==> inputs of 01-23 <==
// Hq2x
module Hq2x #(parameter LENGTH = 16, parameter HALF_DEPTH = 1, parameter DWIDTH = HALF_DEPTH ? 11 : 23)
(
	input             clk,
	input             ce_in,
	input  [DWIDTH:0] inputpixel,
	input             mono,
	input             disable_hq2x,
	input             reset_frame,
	input             reset_line,
	input             ce_out,
	input       [1:0] read_y,
	input             hblank,
	output [DWIDTH:0] outpixel
);
localparam AWIDTH = $clog2(LENGTH)-1;
localparam DWIDTH1 = DWIDTH+1;
function [5:0] hq_table;
	input [7:0] idx;
begin
	case (idx)
		8'd0: hq_table = 6'd19;
		8'd1: hq_table = 6'd19;
		8'd2: hq_table = 6'd26;
		8'd3: hq_table = 6'd11;
		8'd4: hq_table = 6'd19;
		8'd5: hq_table = 6'd19;
		8'd6: hq_table = 6'd26;
		8'd7: hq_table = 6'd11;
		8'd8: hq_table = 6'd23;
		8'd9: hq_table = 6'd15;
		8'd10: hq_table = 6'd47;
		8'd11: hq_table = 6'd35;
		8'd12: hq_table = 6'd23;
		8'd13: hq_table = 6'd15;
		8'd14: hq_table = 6'd55;
		8'd15: hq_table = 6'd39;
		8'd16: hq_table = 6'd19;
		8'd17: hq_table = 6'd19;
		8'd18: hq_table = 6'd26;
		8'd19: hq_table = 6'd58;
		8'd20: hq_table = 6'd19;
		8'd21: hq_table = 6'd19;
		8'd22: hq_table = 6'd26;
		8'd23: hq_table = 6'd58;
		8'd24: hq_table = 6'd23;
		8'd25: hq_table = 6'd15;
		8'd26: hq_table = 6'd35;
		8'd27: hq_table = 6'd35;
		8'd28: hq_table = 6'd23;
		8'd29: hq_table = 6'd15;
		8'd30: hq_table = 6'd7;
		8'd31: hq_table = 6'd35;
		8'd32: hq_table = 6'd19;
		8'd33: hq_table = 6'd19;
		8'd34: hq_table = 6'd26;
		8'd35: hq_table = 6'd11;
		8'd36: hq_table = 6'd19;
		8'd37: hq_table = 6'd19;
		8'd38: hq_table = 6'd26;
		8'd39: hq_table = 6'd11;
  ...
clock: 8.0 ns
lec_check: 0
cap_margin: 25
core_margin: 2
core_utilization: 40
cts_cluster_diameter: 62
setup_slack_margin: 1.64
slew_margin: 20
tns_end_percent: 10
run.sh (not shown) runs the stock make flow with config.mk's settings and CLKGATE_MAP_FILE=.
==> 12-01: changes against 01-23 <==
Settings changed: ABC_AREA set to 1, CAP_MARGIN 25 to 20, CORE_UTILIZATION 40 to 70, CTS_CLUSTER_DIAMETER 62 to unset, CTS_CLUSTER_SIZE set to 17, PLACE_DENSITY set to 0.6, SETUP_SLACK_MARGIN 1.64 to unset, TNS_END_PERCENT 10 to unset.
==> flow/constraint.sdc (replaced) <==
create_clock -name core_clock -period 4.49 [get_ports {clk}]
set_input_delay 0.8980 -clock core_clock [delete_from_list [all_inputs] [get_ports {clk}]]
set_output_delay 0.8980 -clock core_clock [all_outputs]
set_load 0.01 [all_outputs]
==> 10-05: changes against 01-23 <==
Settings changed: CAP_MARGIN 25 to 20, CORE_UTILIZATION 40 to 45, CTS_CLUSTER_DIAMETER 62 to unset, PLACE_DENSITY set to 0.6, SETUP_SLACK_MARGIN 1.64 to unset, TNS_END_PERCENT 10 to unset.
==> flow/constraint.sdc (replaced) <==
create_clock -name core_clock -period 4.5 [get_ports {clk}]
set_input_delay 0.9000 -clock core_clock [delete_from_list [all_inputs] [get_ports {clk}]]
set_output_delay 0.9000 -clock core_clock [all_outputs]
set_load 0.01 [all_outputs]
==> 10-27: changes against 01-23 <==
Settings changed: CAP_MARGIN 25 to 20, CELL_PAD_IN_SITES_DETAIL_PLACEMENT set to 2, CELL_PAD_IN_SITES_GLOBAL_PLACEMENT set to 2, CORE_UTILIZATION 40 to 24, MAX_ROUTING_LAYER set to met4, MIN_ROUTING_LAYER set to met2.
==> notes <==
- 12-01 finished but fails on negative setup slack. 10-05 ran to the end with violations: negative setup slack. 10-27 went through all stages and came out clean. 01-23 passed the timing, DRC and antenna checks.
- In sequential cell count, 10-27 and 01-23 do not differ.
- Of 10-05 and 12-01, 12-01 has the higher synthesized area (gap 1.5%, measured against 12-01).
- Register-to-register slack: 01-23 > 10-27 > 12-01 > 10-05.
- Sequential power is about the same in 10-27 and 01-23.
- In 10-27 the non-clock buffer count is higher than in 01-23, by 7.
- Sequential share of layout area, highest first: 01-23, 10-27, 10-05, 12-01.
- Between 01-23 and 12-01, the lower synthesized cell count is in 01-23 (gap 33%, measured against 12-01).
- In 01-23 the die area is lower than in 10-27, by about 40%.
- Via count: 01-23 < 10-05 < 10-27 < 12-01.
==> figures <==
Placeable core region: 10-05 0.270 mm^2; 01-23 0.303 mm^2; 10-27 0.506 mm^2; 12-01 0.176 mm^2
Outcome: 10-05 failed layout checks; 01-23 timing/DRC/antenna clean; 10-27 timing/DRC/antenna clean; 12-01 failed layout checks
Reasons for failing layout checks: 10-05 negative setup slack; 01-23 -; 10-27 -; 12-01 negative setup slack
Total die area: 10-05 0.275 mm^2; 01-23 0.309 mm^2; 10-27 0.514 mm^2; 12-01 0.180 mm^2
Sequential power: 10-05 30.9 mW; 01-23 17.4 mW; 10-27 17.5 mW; 12-01 30.9 mW
Layout-to-synthesis area ratio: 10-05 1.194x; 01-23 1.143x; 10-27 1.182x; 12-01 1.184x
Proportion of synthesized chip area in sequential cells: 10-05 68.4%; 01-23 68.4%; 10-27 68.4%; 12-01 67.4%
Area of the mapped netlist: 10-05 0.122 mm^2; 01-23 0.122 mm^2; 10-27 0.122 mm^2; 12-01 0.124 mm^2
Worst EP arrival: 10-05 6.46 ns; 01-23 6.67 ns; 10-27 6.91 ns; 12-01 6.25 ns
Portion of total power attributed to combinational logic: 10-05 28.5%; 01-23 21.9%; 10-27 23.7%; 12-01 32.0%
First-pass GRT wire length: 10-05 451000 um; 01-23 438000 um; 10-27 531000 um; 12-01 524000 um
Chip area estimate from yosys synthesis: 10-05 0.122 mm^2; 01-23 0.122 mm^2; 10-27 0.122 mm^2; 12-01 0.124 mm^2
Met2 demand-to-capacity share in global routing: 10-05 36.1%; 01-23 31.2%; 10-27 25.7%; 12-01 60.0%
GRT Util Overall: 10-05 22.0%; 01-23 19.2%; 10-27 22.1%; 12-01 38.8%
Rows: 10-05 191; 01-23 202; 10-27 261; 12-01 154
Met3 track utilization from global routing: 10-05 2.78%; 01-23 2.56%; 10-27 29.1%; 12-01 7.41%
Proportion of cell area occupied by multi-input gates: 10-05 26.7%; 01-23 26.6%; 10-27 26.3%; 12-01 26.7%
Number of buffers outside the clock class in the layout: 10-05 991; 01-23 258; 10-27 265; 12-01 1047
Cell count of the worst reg-to-reg path: 10-05 25; 01-23 25; 10-27 26; 12-01 34
Worst path max stage delay: 10-05 0.51 ns; 01-23 0.55 ns; 10-27 0.62 ns; 12-01 0.63 ns
Max Clk Rate: 10-05 0.170 GHz; 01-23 0.164 GHz; 10-27 0.160 GHz; 12-01 0.177 GHz

* * *

==> trial 78 <==
Starting RTL as in the previous note.
export LEC_CHECK = 0
export ABC_AREA = 1
export CAP_MARGIN = 20
export CORE_ASPECT_RATIO = 1.32
export CORE_MARGIN = 2
export CORE_UTILIZATION = 72
export CTS_CLUSTER_DIAMETER = 258
export CTS_CLUSTER_SIZE = 10
export PLACE_DENSITY = 0.4
export SETUP_SLACK_MARGIN = 0.52
export SLEW_MARGIN = 40
create_clock -name core_clock -period 4.01 [get_ports {clk}]
==> build 87: changes against trial 78 <==
==> flow/config.mk (replaced) <==
export PLATFORM = sky130hd
export DESIGN_NAME = Hq2x
export DESIGN_NICKNAME = Hq2x
export VERILOG_FILES = /design/flow/design.v
export SDC_FILE = /design/flow/constraint.sdc
export NUM_CORES = 4
export LEC_CHECK = 0
export ABC_AREA = 1
export CAP_MARGIN = 20
export CORE_MARGIN = 2
export CORE_UTILIZATION = 68
export PLACE_DENSITY = 0.6
export SLEW_MARGIN = 20
==> flow/constraint.sdc (replaced) <==
create_clock -name core_clock -period 5.39 [get_ports {clk}]
set_input_delay 1.0780 -clock core_clock [delete_from_list [all_inputs] [get_ports {clk}]]
set_output_delay 1.0780 -clock core_clock [all_outputs]
set_load 0.01 [all_outputs]
==> commit_impl_results.txt <==
Store results of the implementation flow

- # Taps: roughly 2400
- Failing layout criteria: setup timing
* Worst setup skew after layout: approximately 0.084 ns
* Capture endpoint of the worst hold path: blender.i1[23]
* Initial antenna violation count: 9
- Clock period minus worst slack: between 5 and 6 ns
- Number of failing setup endpoints in the final timing report: 31
- Fill cells in the final layout number roughly 10000.
- Met2 GRT Util: between 50% and 60%
* Worst supply voltage drop on vdd: between 1 and 1.5 mV
* Net switching power: 0.0198 W
- Per the OpenROAD floorplan log, the area of the core is around 180000 um^2.
* Min setup slack post-route: -0.192 ns
* Leakage: 52.5 nW
- Logic gate fraction of the total cell area: between 20 and 30%
- P_comb: about 0.019 W
- Status: complete, but fails checks
- Non-clock inverter total of the final layout: about 750
- Once the floorplan was initialized, standard cells occupied between 60% and 70% of the core.
* Worst slew margin relative to its limit: a little over a fifth
# the run above: build 87

==> commit_impl_results.txt <==
Store results of the implementation flow

- Status: complete, but fails checks
* Failing layout criteria: setup timing
- Worst supply voltage drop on vdd: approximately 0.7 mV
* Number of failing setup endpoints in the final timing report: between 70 and 80
- Met2 GRT Util: a little under three quarters
- The worst hold path terminates at cyc[1].
* Logic gate fraction of the total cell area: 26.3%
- Effective utilization at floorplan: 72.6%
- After layout, the worst setup slack is -1.61 ns.
- Clock skew on the completed layout was measured at 0.105 ns.
* P_comb: 0.0303 W
* Non-clock inverter total of the final layout: approximately 750
* Worst slew margin relative to its limit: between 30 and 40%
* Core box area: 170000 um^2
- In this run the static leakage power is between 50 and 60 nW.
* # Taps: about 2300
- Clock period minus worst slack: roughly 5.6 ns
# the run above: trial 78


* * *

==> inputs of v27 <==
Hq2x again, from the RTL that the note above started with.
Design Hq2x, start of the top module:
module Hq2x #(parameter LENGTH = 16, parameter HALF_DEPTH = 1, parameter DWIDTH = HALF_DEPTH ? 11 : 23)
(
	input             clk,
	input             ce_in,
	input  [DWIDTH:0] inputpixel,
	input             mono,
	input             disable_hq2x,
	input             reset_frame,
	input             reset_line,
	input             ce_out,
	input       [1:0] read_y,
	input             hblank,
	output [DWIDTH:0] outpixel
);
localparam AWIDTH = $clog2(LENGTH)-1;
localparam DWIDTH1 = DWIDTH+1;
function [5:0] hq_table;
	input [7:0] idx;
begin
	case (idx)
		8'd0: hq_table = 6'd19;
		8'd1: hq_table = 6'd19;
		8'd2: hq_table = 6'd26;
		8'd3: hq_table = 6'd11;
		8'd4: hq_table = 6'd19;
		8'd5: hq_table = 6'd19;
		8'd6: hq_table = 6'd26;
		8'd7: hq_table = 6'd11;
		8'd8: hq_table = 6'd23;
		8'd9: hq_table = 6'd15;
		8'd10: hq_table = 6'd47;
		8'd11: hq_table = 6'd35;
		8'd12: hq_table = 6'd23;
		8'd13: hq_table = 6'd15;
		8'd14: hq_table = 6'd55;
		8'd15: hq_table = 6'd39;
		8'd16: hq_table = 6'd19;
		8'd17: hq_table = 6'd19;
		8'd18: hq_table = 6'd26;
		8'd19: hq_table = 6'd58;
		8'd20: hq_table = 6'd19;
		8'd21: hq_table = 6'd19;
		8'd22: hq_table = 6'd26;
		8'd23: hq_table = 6'd58;
		8'd24: hq_table = 6'd23;
		8'd25: hq_table = 6'd15;
		8'd26: hq_table = 6'd35;
		8'd27: hq_table = 6'd35;
		8'd28: hq_table = 6'd23;
		8'd29: hq_table = 6'd15;
		8'd30: hq_table = 6'd7;
		8'd31: hq_table = 6'd35;
		8'd32: hq_table = 6'd19;
		8'd33: hq_table = 6'd19;
		8'd34: hq_table = 6'd26;
		8'd35: hq_table = 6'd11;
		8'd36: hq_table = 6'd19;
		8'd37: hq_table = 6'd19;
		8'd38: hq_table = 6'd26;
		8'd39: hq_table = 6'd11;
  ...
clock: 4.49 ns
lec_check: 0
cap_margin: 20
core_margin: 2
core_utilization: 72
place_density_lb_addon: 0.0
setup_slack_margin: 1.25
slew_margin: 20
==> v13 (differences from v27) <==
--- a/flow/config.mk
+++ b/flow/config.mk
@@ -6,8 +6,11 @@
 export NUM_CORES = 4
 export LEC_CHECK = 0
+export ABC_AREA = 1
 export CAP_MARGIN = 20
+export CORE_ASPECT_RATIO = 1.32
 export CORE_MARGIN = 2
 export CORE_UTILIZATION = 72
-export PLACE_DENSITY_LB_ADDON = 0.0
-export SETUP_SLACK_MARGIN = 1.25
+export CTS_CLUSTER_DIAMETER = 258
+export CTS_CLUSTER_SIZE = 10
+export PLACE_DENSITY = 0.6
 export SLEW_MARGIN = 20
==> flow/constraint.sdc (replaced) <==
create_clock -name core_clock -period 4.01 [get_ports {clk}]
set_input_delay 0.8020 -clock core_clock [delete_from_list [all_inputs] [get_ports {clk}]]
set_output_delay 0.8020 -clock core_clock [all_outputs]
set_load 0.01 [all_outputs]
==> v14 (differences from v27) <==
--- a/flow/config.mk
+++ b/flow/config.mk
@@ -9,5 +9,5 @@
 export CORE_MARGIN = 2
 export CORE_UTILIZATION = 72
-export PLACE_DENSITY_LB_ADDON = 0.0
-export SETUP_SLACK_MARGIN = 1.25
+export CTS_CLUSTER_DIAMETER = 258
+export PLACE_DENSITY = 0.6
 export SLEW_MARGIN = 20
==> flow/constraint.sdc (replaced) <==
create_clock -name core_clock -period 4.01 [get_ports {clk}]
set_input_delay 0.8020 -clock core_clock [delete_from_list [all_inputs] [get_ports {clk}]]
set_output_delay 0.8020 -clock core_clock [all_outputs]
set_load 0.01 [all_outputs]
==> comparison table <==
|  | v27 | v13 | v14 |
|---|---|---|---|
| Relative slew slack | 0.153 | 0.256 | 0.0651 |
| Number of antenna violations at the first check in global routing | 22 | 9 | 22 |
| Cell area after layout | 144,000 µm² | 149,000 µm² | 145,000 µm² |
| Run status | finished with violations | finished with violations | finished with violations |
| Violated checks | setup timing | setup timing | setup timing |
| Final-layout non-clock buffer area share | 0.0579 | 0.0713 | 0.0620 |
| Inverters | 276 | 747 | 276 |
| Tap cell instance count | 2,218 | 2,288 | 2,218 |
| R2r startpoint | cyc[0] | blender.op[4] | cyc[0] |
| Post-layout net count | 8,288 | 11.8k | 8,349 |
| Core region area | 169,000 µm² | 170,000 µm² | 169,000 µm² |
| Worst EP required | 5.12 ns | 4.68 ns | 4.62 ns |
| Total power divided by cell area | 547 nW/µm² | 613 nW/µm² | 612 nW/µm² |
| Layout Utilization | 0.851 | 0.871 | 0.857 |
| Total global-route track usage | 0.430 | 0.432 | 0.427 |
| Combinational share of cell area | 0.274 | 0.268 | 0.272 |
| Average instance area after synthesis | 17.5 µm² | 11.9 µm² | 17.5 µm² |
Power is estimated from default activity; no workload was simulated.
